== run 1 ==
Design CPU_6507, start of the top module:
module CPU_6507(
	output [12:0] addr_bus,
	output reg [7:0] d_out,
	input [7:0] d_in,
	output reg wenb,
	input clk,
	input rstb,
	input rdy
);
Size in the first run: ~100 flip-flops, about 33 I/O pins, ~0.014 sq mm of cells after synthesis.
==> flow/config.mk <==
export PLATFORM = sky130hd
export DESIGN_NAME = CPU_6507
export DESIGN_NICKNAME = CPU_6507
export VERILOG_FILES = /design/flow/design.v
export SDC_FILE = /design/flow/constraint.sdc
export NUM_CORES = 4
export LEC_CHECK = 0
export ABC_AREA = 1
export CAP_MARGIN = 20
export CORE_MARGIN = 2
export CORE_UTILIZATION = 58
export SETUP_SLACK_MARGIN = 1.34
export SLEW_MARGIN = 20
export TNS_END_PERCENT = 5
==> flow/constraint.sdc <==
create_clock -name core_clock -period 4.58 [get_ports {clk}]
set_input_delay 0.9160 -clock core_clock [delete_from_list [all_inputs] [get_ports {clk}]]
set_output_delay 0.9160 -clock core_clock [all_outputs]
set_load 0.01 [all_outputs]
run.sh (not shown) runs the stock make flow with config.mk's settings and CLKGATE_MAP_FILE=.
STATUS run=run 1 STAGES=ALL_DONE FINAL_CHECKS=FAILED CAUSE=setup timing
For run 2, these inputs were changed with respect to run 1:
Settings: CORE_UTILIZATION changed from 58 to 16; TNS_END_PERCENT removed (was 5); SETUP_SLACK_MARGIN removed (was 1.34); ABC_AREA removed (was 1); the clock period (ns, I/O delays scaled along) changed from 4.58 to 9.02.
Notes after the runs:
Both conditions hold for run 2: the flow ran to the end and the final layout passed the timing, DRC and antenna checks.
[run 2] fraction of the mapped netlist area in simple logic gates fell 6.2 points relative to run 1
Relative to run 1, the xor and xnor fraction of the mapped netlist area of run 2 is higher by 1.2 points.
Vertical die dimension (run 2 over run 1): increase, 91%
Min post-place setup slack across run 2 and run 1: run 1
Per the comparison of run 2 with run 1, actual transition at the worst max-transition pin grew by 0.070 ns, cell area shrank by 14%, number of nets with antenna violations after detailed routing held steady.
Of run 2 and run 1, it is run 2 that has the higher register-to-register slack.
Run 2 against run 1: floorplan net count shows a reduction of 262; sequential share of layout area picked up an extra 1.8 points; total wire length after detailed routing moved down.
[inputs] run 3 vs run 2
Settings: swapping 16 for 68 in CORE_UTILIZATION.
Results
The flow did not stop early for run 3: all stages ran, and the layout cleared the timing, DRC and antenna checks.
Power grows by a few percent when moving from run 2 to run 3.
On length of routed met2 wiring, the higher figure sits with run 2, not run 3.
Diff run 2 -> run 3: sequential share of cell area moved up; die size now smaller.
The maximum clock frequency of run 3 is lower than that of run 2.
Post-layout utilization of the core in run 3 is 55 points above run 2.

* * *

Starting RTL as in the previous note.
clock: 7.79 ns
lec_check: 0
abc_area: 0
cap_margin: 20
cell_pad_in_sites_detail_placement: 2
cell_pad_in_sites_global_placement: 3
core_margin: 2
core_utilization: 23
cts_cluster_size: 29
gpl_routability_driven: 1
gpl_timing_driven: 0
max_routing_layer: met4
min_routing_layer: met2
place_density: 0.37
setup_slack_margin: 0.99
slew_margin: 40
tns_end_percent: 65
Rerun with:
- ABC_AREA: 0 -> 1
- CELL_PAD_IN_SITES_DETAIL_PLACEMENT: 2 -> unset
- CELL_PAD_IN_SITES_GLOBAL_PLACEMENT: 3 -> 0
- CORE_UTILIZATION: 23 -> 48
- CTS_CLUSTER_DIAMETER: unset -> 227
- CTS_CLUSTER_SIZE: 29 -> 98
- GPL_ROUTABILITY_DRIVEN: 1 -> unset
- GPL_TIMING_DRIVEN: 0 -> unset
- MIN_ROUTING_LAYER: met2 -> unset
- PLACE_DENSITY: 0.37 -> 0.38
- SETUP_SLACK_MARGIN: 0.99 -> -0.19
- SLEW_MARGIN: 40 -> 25
- TNS_END_PERCENT: 65 -> 10
=> The new run ran to the end with no violations. Maximum frequency fell by 1.4%. Combinational power came out lower by 11%. Worst setup slack got worse by 100 ps. Routed wire length falls by 40%. Clock-buffer cell count is lower by 1. Final area is lower by 16%. Critical path depth goes up by 18. Area after synthesis is lower by 3.1%. Hold slack is worse by 71 ps.
Rerun with:
- ABC_AREA: 1 -> 0
- CELL_PAD_IN_SITES_DETAIL_PLACEMENT: unset -> 2
- CELL_PAD_IN_SITES_GLOBAL_PLACEMENT: 0 -> 3
- CORE_ASPECT_RATIO: unset -> 1.61
- CORE_MARGIN: 2 -> 8
- CORE_UTILIZATION: 48 -> 23
- CTS_CLUSTER_DIAMETER: 227 -> 297
- CTS_CLUSTER_SIZE: 98 -> 29
- GPL_ROUTABILITY_DRIVEN: unset -> 1
- GPL_TIMING_DRIVEN: unset -> 0
- HOLD_SLACK_MARGIN: unset -> 0.21
- MIN_ROUTING_LAYER: unset -> met2
- PLACE_DENSITY: 0.38 -> 0.37
- SETUP_SLACK_MARGIN: -0.19 -> 0.99
- SLEW_MARGIN: 25 -> 40
Result: The changed run finished clean; setup slack gets better by 120 ps; count of clock-buffer cells in the layout is unchanged; synthesized area went up by 3.2%; final area is higher by 18%; die size rose by 130%; total power rises by 7.7%; synthesized cell count falls by 11%; wire length rose by 73%; via count went up by 44%; sequential power shrinks by 3.6%.
Rerun with:
- ABC_AREA: 0 -> unset
- CELL_PAD_IN_SITES_DETAIL_PLACEMENT: 2 -> unset
- CELL_PAD_IN_SITES_GLOBAL_PLACEMENT: 3 -> unset
- CORE_ASPECT_RATIO: 1.61 -> unset
- CORE_MARGIN: 8 -> 2
- CORE_UTILIZATION: 23 -> 32
- CTS_CLUSTER_DIAMETER: 297 -> unset
- CTS_CLUSTER_SIZE: 29 -> unset
- GPL_ROUTABILITY_DRIVEN: 1 -> unset
- GPL_TIMING_DRIVEN: 0 -> unset
- HOLD_SLACK_MARGIN: 0.21 -> unset
- MAX_ROUTING_LAYER: met4 -> unset
- MIN_ROUTING_LAYER: met2 -> unset
- PLACE_DENSITY: 0.37 -> unset
- SETUP_SLACK_MARGIN: 0.99 -> unset
- SLEW_MARGIN: 40 -> 20
- TNS_END_PERCENT: 10 -> unset
- clock period: 7.79 -> 8.2 ns (I/O delays scaled with it)
Result:
- The changed run ran to the end with no violations
- setup slack is better by 170 ps
- final cell count fell by 14%
- global-route usage came out lower by 24 points
- total power came out lower by 26%
- count of clock-buffer cells in the layout is unchanged
- via count shrinks by 32%
- utilization went up by 6.4 points
- flip-flop count does not change
- design area is lower by 12%
- synthesized cell count stays the same
- critical path depth rose by 3

* * *

Starting RTL as in the previous note.
export LEC_CHECK = 0
export ABC_AREA = 1
export CAP_MARGIN = 20
export CELL_PAD_IN_SITES_DETAIL_PLACEMENT = 2
export CELL_PAD_IN_SITES_GLOBAL_PLACEMENT = 0
export CORE_MARGIN = 2
export CORE_UTILIZATION = 49
export CTS_CLUSTER_DIAMETER = 305
export CTS_CLUSTER_SIZE = 93
export MAX_ROUTING_LAYER = met4
export PLACE_DENSITY_LB_ADDON = 0.19
export SETUP_SLACK_MARGIN = -0.52
export SLEW_MARGIN = 25
create_clock -name core_clock -period 14.0 [get_ports {clk}]
The starting point died in 3_5_place_dp with DPL-0033.
Rerun with:
- CELL_PAD_IN_SITES_DETAIL_PLACEMENT: 2 -> unset
- CELL_PAD_IN_SITES_GLOBAL_PLACEMENT: 0 -> unset
- CORE_UTILIZATION: 49 -> 59
- CTS_CLUSTER_DIAMETER: 305 -> unset
- CTS_CLUSTER_SIZE: 93 -> 100
- MAX_ROUTING_LAYER: met4 -> unset
- PLACE_DENSITY_LB_ADDON: 0.19 -> unset
- SETUP_SLACK_MARGIN: -0.52 -> unset
- SLEW_MARGIN: 25 -> 20
- clock period: 14.0 -> 6.73 ns (I/O delays scaled with it)
The changed run finished with timing, DRC and antenna clean.
Synthesized area stays the same.
Die area fell by about a fifth.
Synthesized cell count stays the same.
Rerun with:
- ABC_AREA: 1 -> unset
- CORE_UTILIZATION: 59 -> 40
- CTS_CLUSTER_SIZE: 100 -> unset
- clock period: 6.73 -> 8.2 ns (I/O delays scaled with it)
The changed run produced a clean layout.
Worst hold slack is better by 0.0048 ns.
Routed wire length is higher by 13%.
Via count is lower by 3.1%.
Synthesized cell count is lower by 11%.
Rerun with:
- ABC_AREA: unset -> 1
- CORE_UTILIZATION: 40 -> 59
- SETUP_SLACK_MARGIN: unset -> 0.33
- clock period: 8.2 -> 4.55 ns (I/O delays scaled with it)
Outcome:
- The changed run did not get past 5_1_grt (GRT-0232)
- synthesized cell count rose by roughly a tenth
- area after synthesis fell by a few percent
- die area fell by a quarter to a third
Rerun with:
- ABC_AREA: 1 -> unset
- CORE_UTILIZATION: 59 -> 68
- SETUP_SLACK_MARGIN: 0.33 -> unset
- clock period: 4.55 -> 14.3 ns (I/O delays scaled with it)
The new run finished with timing, DRC and antenna clean.
Die area fell by about 10%.
Synthesized cell count fell by 11%.
Area after synthesis rose by about 3.2%.

* * *

job 101:
CPU_6507 again, from the RTL that the note above started with.
export LEC_CHECK = 0
export ABC_AREA = 1
export CAP_MARGIN = 20
export CORE_MARGIN = 2
export CORE_UTILIZATION = 72
export CTS_CLUSTER_DIAMETER = 197
export CTS_CLUSTER_SIZE = 99
export SLEW_MARGIN = 20
create_clock -name core_clock -period 2.6 [get_ports {clk}]
Status: job 101 FAILED at 3_5_place_dp (tool error)
Input changes introduced in job 102 (baseline for comparison: job 101):
- changing CORE_UTILIZATION from 72 to 40
- removing ABC_AREA (formerly 1)
- changing CTS_CLUSTER_DIAMETER from 197 to 400
- setting TNS_END_PERCENT to 15 for the first time
- changing the clock period (ns, I/O delays scaled along) from 2.6 to 9.0
## What came out
- Job 102 reports a higher total die area than job 101 does.
- What ended job 101 was a tool error in 3_5_place_dp; the run never finished.
- Job 102 went all the way through the flow, and no timing, DRC or antenna check failed.
- Going from job 101 to job 102, area reported by Yosys stat up 3.2%; number of cells in Yosys stat shrank by about 11%.
The inputs of job 103 differ from those of job 102 as listed below.
- SETUP_SLACK_MARGIN: unset -> -0.78
- CTS_CLUSTER_DIAMETER: 400 -> unset
- TNS_END_PERCENT: 15 -> unset
- CTS_CLUSTER_SIZE: 99 -> unset
- the clock period (ns, I/O delays scaled along): 9.0 -> 8.2
Findings:
- Between job 103 and job 102, post-route worst setup slack is higher for job 102, job 103 comes in under that.
- Final core area utilization: job 103 > job 102
- Clock skew across job 103 and job 102: no real change.
- Compared with job 102, in job 103 period utilization +3.6 points, global-route wire length before repair +about 2.2%.
- Job 103: worst reg-to-reg path cell count is 2 lower than what job 102 reported.
- Taking job 102 as the reference point, the detailed placement HPWL of job 103 rises by 2.1%.
- On sequential share of cell area, job 103 and job 102 are basically level.
- Job 102 → job 103: non-clock buffer count +14; final hold slack +3.0 ps.
Relative to job 103, the following input files were edited for job 104:
- SETUP_SLACK_MARGIN: -0.78 -> 1.95
- CORE_UTILIZATION: 40 -> 64
- the clock period (ns, I/O delays scaled along): 8.2 -> 6.74
## What came out
- Job 104: overall track demand over capacity in global routing 20 points above job 103
- Looking at final-layout clock buffer total across job 103 and job 104, the one that comes out higher is job 104.
- In the metrics for job 103 and job 104, the one carrying the lower count of cells resized by post-cts repair is job 103.
- Relative to job 103, the total power measured on job 104 has increased by more than a quarter.
- Of job 103 and job 104, the run reporting the lower cell area after layout was job 103.
- In the metrics for job 103 and job 104, the one carrying the lower total stage count of the critical path is job 103.
Power and IR drop assume default switching activity.
